before:
==> flow/design.v <==
`timescale 1ns/1ns
module adder_1(input[11:0] a ,output[11:0] out);
	wire[11:0] b = 12'b000000000001;
	assign out = a + b;
endmodule
module adder(input[11:0] a , b , output[11:0] out);
	assign out = a + b ;
endmodule
`timescale 1ns/1ns
module alu(input[2:0] fun , input[7:0] a,b ,input cin , output logic[7:0] out , output logic zero,cout);
	always @(fun,a,b,cin)begin
    cout = 1'b0;
    case(fun)
      3'b000 : {cout,out} = a + b ;
      3'b001 : {cout,out} = a + b + cin;
      3'b010 : {cout,out} = a - b;
		  3'b011 : {cout,out} = a - b + cin;
		  3'b100 : out = a & b;
		  3'b101 : out = a | b;
		  3'b110 : out = a ^ b;
		  3'b111 : out = ~(a & b);
    endcase
	end
  assign zero = (out == 8'b0) ? 1 : 0;
endmodule
module controller(input[5:0] code,input ze,c,rst,output reg pop,push,memorywrite,memoryread,writeReg,selRR2,selALU2,selpc,ldz,ldc,selz,selc,output reg [1:0] selWD,selRet,output reg [2:0]ALUfn);
  always @(ze,c,code,rst)begin
    pop <= 1'b0;
    push <= 1'b0;
    memorywrite <= 1'b0;
    memoryread <= 1'b0;
    writeReg<= 1'b0;
    selRR2<= 1'b0;
    selALU2<= 1'b0;
    selRet<= 2'b00;
    selpc<= 1'b0;
    ldz<= 1'b0;
    ldc<= 1'b0;
    selz <= 1'b0;
    selc <= 1'b0;
    selWD<= 2'b00;
    ALUfn <= 3'b000;
    if (~rst)begin
    if (code[5:4] == 2'b00) begin
      ALUfn <= code[3:1];
      ldz <= 1'b1;
      ldc <= 1'b1;
      selALU2 <= 1'b1;
      writeReg <= 1'b1;
    end
    if (code [5:4] == 2'b01) begin
      ALUfn <= code[3:1];
      ldz <= 1'b1;
      ldc <= 1'b1;
      writeReg <= 1'b1;
    end
    if (code[5:3] == 3'b110) begin
      selz <= 1'b1;
      selc <= 1'b1;
      ldz <= 1'b1;
      ldc <= 1'b1;
      selWD <= 2'b10;
      writeReg <= 1'b1;
    end
    if (code[5:3] == 3'b100) begin
      selRR2 <= 1'b1;
      ALUfn <= 3'b000;
      if (code [2:1] == 2'b00) begin
        memoryread <= 1'b1;
        selWD<= 2'b01;
        writeReg <= 1'b1;
      end
      if (code [2:1] == 2'b01)begin
        memorywrite<= 1'b1;
      end
    end
    if (code[5:3] == 3'b101) begin
      case(code[2:1])
        2'b00 : selpc <= ze?1:0;
        2'b01 : selpc <= ze?0:1;
        2'b10 : selpc <= c?1:0;
        2'b11 : selpc <= c?0:1;
      endcase
    end
    if (code[5:2] == 4'b1110)begin
      selRet <= 2'b10;
      selpc <= 1'b1;
      if (code[1] == 1'b1)
        push <= 1'b1;
    end
    if (code[5:0] == 6'b111100) begin
      pop <= 1'b1;
      selRet <=2'b01;
    end
    end
  end
endmodule
`timescale 1ns / 1ns
module signExtender(extend, extended );
	input[7:0] extend;
	output[11:0] extended;
	assign extended[7:0] = extend[7:0];
	assign extended[11:8] = {4{extend[7]}};
endmodule
module ff(input in,ld,clk,rst,output logic out);
  always@(posedge clk,posedge rst) begin
    if(rst)
      out <= 1'b0;
    else if(ld)
      out <= in;
  end
endmodule
`timescale 1ns/1ns
module mux2_12(input[11:0] a , b ,input sel , output[11:0] out);
	assign out = (sel) ? b : a ;
endmodule
module mux2_8(input[7:0] a , b , input sel , output[7:0] out);
	assign out = (sel) ? b : a ;
endmodule
module mux2_3(input[2:0] a , b , input sel , output[2:0] out);
	assign out = (sel) ? b : a ;
endmodule
module mux2_1(input a , b , input sel , output out);
	assign out = (sel) ? b : a ;
endmodule
module mux3(input[7:0] a , b , c,input[1:0] sel,output[7:0] out);
  assign out = (sel == 2'b00)?a:(sel == 2'b01)? b:c;
endmodule
module mux3_12(input[11:0] a , b , c,input[1:0] sel,output[11:0] out);
  assign out = (sel == 2'b00)?a:(sel == 2'b01)? b:c;
endmodule
module pc(input[11:0] in,input clk,rst,output logic[11:0] pc);
  always@(posedge clk,posedge rst)begin
    if (rst)
      pc <= 12'b0;
    else
      pc <= in;
  end
endmodule
module registerFile(input[2:0] RR1,RR2,WR,input[7:0] WD,input W,clk,rst,output logic [7:0] RD1,RD2);
  logic[7:0][7:0] registers;
  assign RD1 = registers[RR1];
  assign RD2 = registers[RR2];
  always @(posedge clk,posedge rst)begin
    if (rst)
      registers <= '0;
    else if (W)
      registers[WR] <= WD;
  end
endmodule
`timescale 1ns/1ns
module shiftReg(input[7:0] Data,input[2:0]sc,input[1:0]fn,output logic[7:0] out,output logic c,z);
  logic [15:0] rotl, rotr;
  assign rotl = {Data, Data} << sc;
  assign rotr = {Data, Data} >> sc;
  always@(*)begin
    c = 1'b0;
    case (fn)
      2'b00 : begin
        out = Data << sc;
        if (sc != 3'd0) c = Data[3'd0 - sc];
      end
      2'b01 : begin
        out = Data >> sc;
        if (sc != 3'd0) c = Data[sc - 3'd1];
      end
      2'b10 : out = rotl[15:8];
      default : out = rotr[7:0];
    endcase
  end
  assign z = out?0:1;
endmodule
module stack(input[11:0] in,input push,pop,clk,rst,output logic[11:0] out);
  logic[7:0][11:0] memory;
  assign out = memory[0];
  always@(posedge clk,posedge rst)begin
    if (rst)
      memory <= '0;
    else begin
      if(pop)begin
        for (int i=1; i<8; i++)begin
          memory[i-1] <= memory[i];
        end
        memory[7] <= 12'b0;
      end
      else if (push)begin
        for (int i=0; i<7; i++)begin
          memory[7-i] <= memory[6-i];
        end
        memory[0] <= in;
      end
    end
  end
endmodule
module datapath(input pop,push,memorywrite,memoryread,writeReg,selRR2,selALU2,selpc,ldz,ldc,selz,selc,input [1:0] selWD,selRet,input  [2:0]ALUfn,input clk,rst, output ze,c,output [5:0] code,
                output [11:0] imem_addr, input [18:0] imem_data, output [7:0] dmem_addr, dmem_wdata, input [7:0] dmem_rdata);
  wire [11:0] pc_1 , ret;
  stack Stack(pc_1,push,pop,clk,rst,ret);
  wire[11:0] f_pc,next_pc;
  wire [18:0] ins;
  mux3_12 pc_ret(f_pc , ret , ins[11:0] , selRet ,next_pc);
  wire[11:0] pc;
  pc PC(next_pc ,clk,rst,pc);
  assign imem_addr = pc;
  assign ins = imem_data;
  wire [11:0]extended;
  signExtender Ex(ins[7:0], extended );
  adder_1 In(pc ,pc_1);
  wire[11:0] apc;
  adder Add(pc_1 , extended , apc);
  mux2_12 pc1_apc(pc_1 , apc , selpc , f_pc);
  wire [2:0] RR2;
  mux2_3 sel_RR2(ins[7:5] , ins[13:11] , selRR2, RR2);
  wire [7:0] Out,RD,ALUOut,WD;
  mux3 sel_WD( ALUOut,RD,Out, selWD,WD);
  wire[7:0] RD1,RD2;
  registerFile RF(ins[10:8],RR2,ins[13:11],WD,writeReg,clk,rst,RD1,RD2);
  wire[7:0] ALU2;
  mux2_8 sel_ALU2(ins[7:0] , RD2, selALU2,ALU2);
  wire zero,carry;
  alu Alu(ALUfn ,RD1,ALU2 ,c ,ALUOut ,zero,carry);
  wire shc,shz;
  shiftReg Shr(RD1,ins[7:5],ins[15:14],Out,shc,shz);
  wire ff1;
  mux2_1 sel_z(zero,shz,selz , ff1);
  ff ff_z(ff1,ldz,clk,rst,ze);
  wire ff2;
  mux2_1 sel_c(carry,shc,selc , ff2);
  ff ff_c(ff2,ldc,clk,rst,c);
  assign dmem_addr = ALUOut;
  assign dmem_wdata = RD2;
  assign RD = dmem_rdata;
  assign code = ins[18:13];
endmodule
`timescale 1ns/1ns
module CPU(input clk,rst,
           output [11:0] imem_addr, input [18:0] imem_data,
           output [7:0] dmem_addr, dmem_wdata, output dmem_we, dmem_re, input [7:0] dmem_rdata);
  wire pop,push,memorywrite,memoryread,writeReg,selRR2,selALU2,selpc,ldz,ldc,selz,selc;
  wire[1:0] selWD,selRet;
  wire[2:0] ALUfn;
  wire ze,c;
  wire[5:0] code;
  datapath dp(pop,push,memorywrite,memoryread,writeReg,selRR2,selALU2,selpc,ldz,ldc,selz,selc,selWD,selRet,ALUfn,clk,rst, ze,c,code,
              imem_addr, imem_data, dmem_addr, dmem_wdata, dmem_rdata);
  controller cl( code, ze,c,rst, pop,push,memorywrite,memoryread,writeReg,selRR2,selALU2,selpc,ldz,ldc,selz,selc,selWD,selRet,ALUfn);
  assign dmem_we = memorywrite;
  assign dmem_re = memoryread;
endmodule
Settings: LEC_CHECK=0, ABC_AREA=1, CAP_MARGIN=10, CELL_PAD_IN_SITES_DETAIL_PLACEMENT=0, CORE_ASPECT_RATIO=1.07, CORE_MARGIN=2, CORE_UTILIZATION=72, CTS_CLUSTER_DIAMETER=177, CTS_CLUSTER_SIZE=80, HOLD_SLACK_MARGIN=-0.08, MIN_ROUTING_LAYER=met1, PLACE_DENSITY_LB_ADDON=0.01, SETUP_SLACK_MARGIN=-0.23, SLEW_MARGIN=20; clock period 5.54 ns.
run.sh (not shown) runs the stock make flow with config.mk's settings and CLKGATE_MAP_FILE=.
Status before: flow complete, layout not clean - setup timing
#### Input delta (after over before)
- clearing CELL_PAD_IN_SITES_DETAIL_PLACEMENT, which used to be 0
- swapping -0.23 for 0.48 in SETUP_SLACK_MARGIN
- clearing MIN_ROUTING_LAYER, which used to be met1
- swapping 177 for 124 in CTS_CLUSTER_DIAMETER
- swapping 10 for 20 in CAP_MARGIN
- clearing CTS_CLUSTER_SIZE, which used to be 80
- swapping -0.08 for 0.27 in HOLD_SLACK_MARGIN
- clearing CORE_ASPECT_RATIO, which used to be 1.07
- swapping 5.54 for 6.59 in the clock period (ns, I/O delays scaled along)
==> comparison <==
- Every stage of the flow completed for after, and the final layout passed the timing, design-rule and antenna checks.
- Delta (after minus before): routed wire length went down by 3700 um, met1 track demand over resource in global routing went down by 0.99 points, instance count on the critical path went up by 17.
- Per the comparison of after with before, final clock period utilization by the worst path went down by 6.7 points; number of DRC violations after detailed routing roughly the same.
- Comparing before and after, register-to-register slack is higher on after.
- Part of the power in registers was higher in the run labelled after.
- The switching power total number comes out higher for before vs after.

* * *

RTL: the design.v shown in full above, as it stands there.
clock: 7.09 ns
lec_check: 0
cap_margin: 0
cell_pad_in_sites_detail_placement: 1
core_aspect_ratio: 0.8
core_margin: 2
core_utilization: 64
cts_cluster_size: 99
max_routing_layer: met4
place_density_lb_addon: 0.04
slew_margin: 40
tns_end_percent: 25
The baseline aborted during detailed placement.
Next try:
- CAP_MARGIN: 0 -> 20
- CELL_PAD_IN_SITES_DETAIL_PLACEMENT: 1 -> default
- CORE_ASPECT_RATIO: 0.8 -> default
- CORE_UTILIZATION: 64 -> 61
- CTS_CLUSTER_SIZE: 99 -> default
- MAX_ROUTING_LAYER: met4 -> default
- PLACE_DENSITY_LB_ADDON: 0.04 -> default
- SETUP_SLACK_MARGIN: default -> 1.61
- SLEW_MARGIN: 40 -> 20
- TNS_END_PERCENT: 25 -> default
- clock period: 7.09 -> 5.6 ns (I/O delays scaled with it)
This time the run completed and failed the layout checks on negative setup slack. Die size went up by about 5%. Synthesized cell count is unchanged. Synthesized area does not change.
Next try:
- CORE_UTILIZATION: 61 -> 57
- SETUP_SLACK_MARGIN: 1.61 -> 0.98
- clock period: 5.6 -> 3.56 ns (I/O delays scaled with it)
The changed run ran to the end with violations: negative setup slack. Clock-buffer cell count shrinks by 1. Combinational power grows by about 80%. Utilization grows by 2.7 points. Global-route usage grows by 2.5 points.
Next try:
- CORE_UTILIZATION: 57 -> 64
- SETUP_SLACK_MARGIN: 0.98 -> default
- clock period: 3.56 -> 9.81 ns (I/O delays scaled with it)
Effect: With this change the flow completed without violations. Final area decreases by a quarter to a third. Worst setup slack improves by 2.7 ns. Sequential power goes down by well over a third.
Power is estimated from default activity; no workload was simulated.
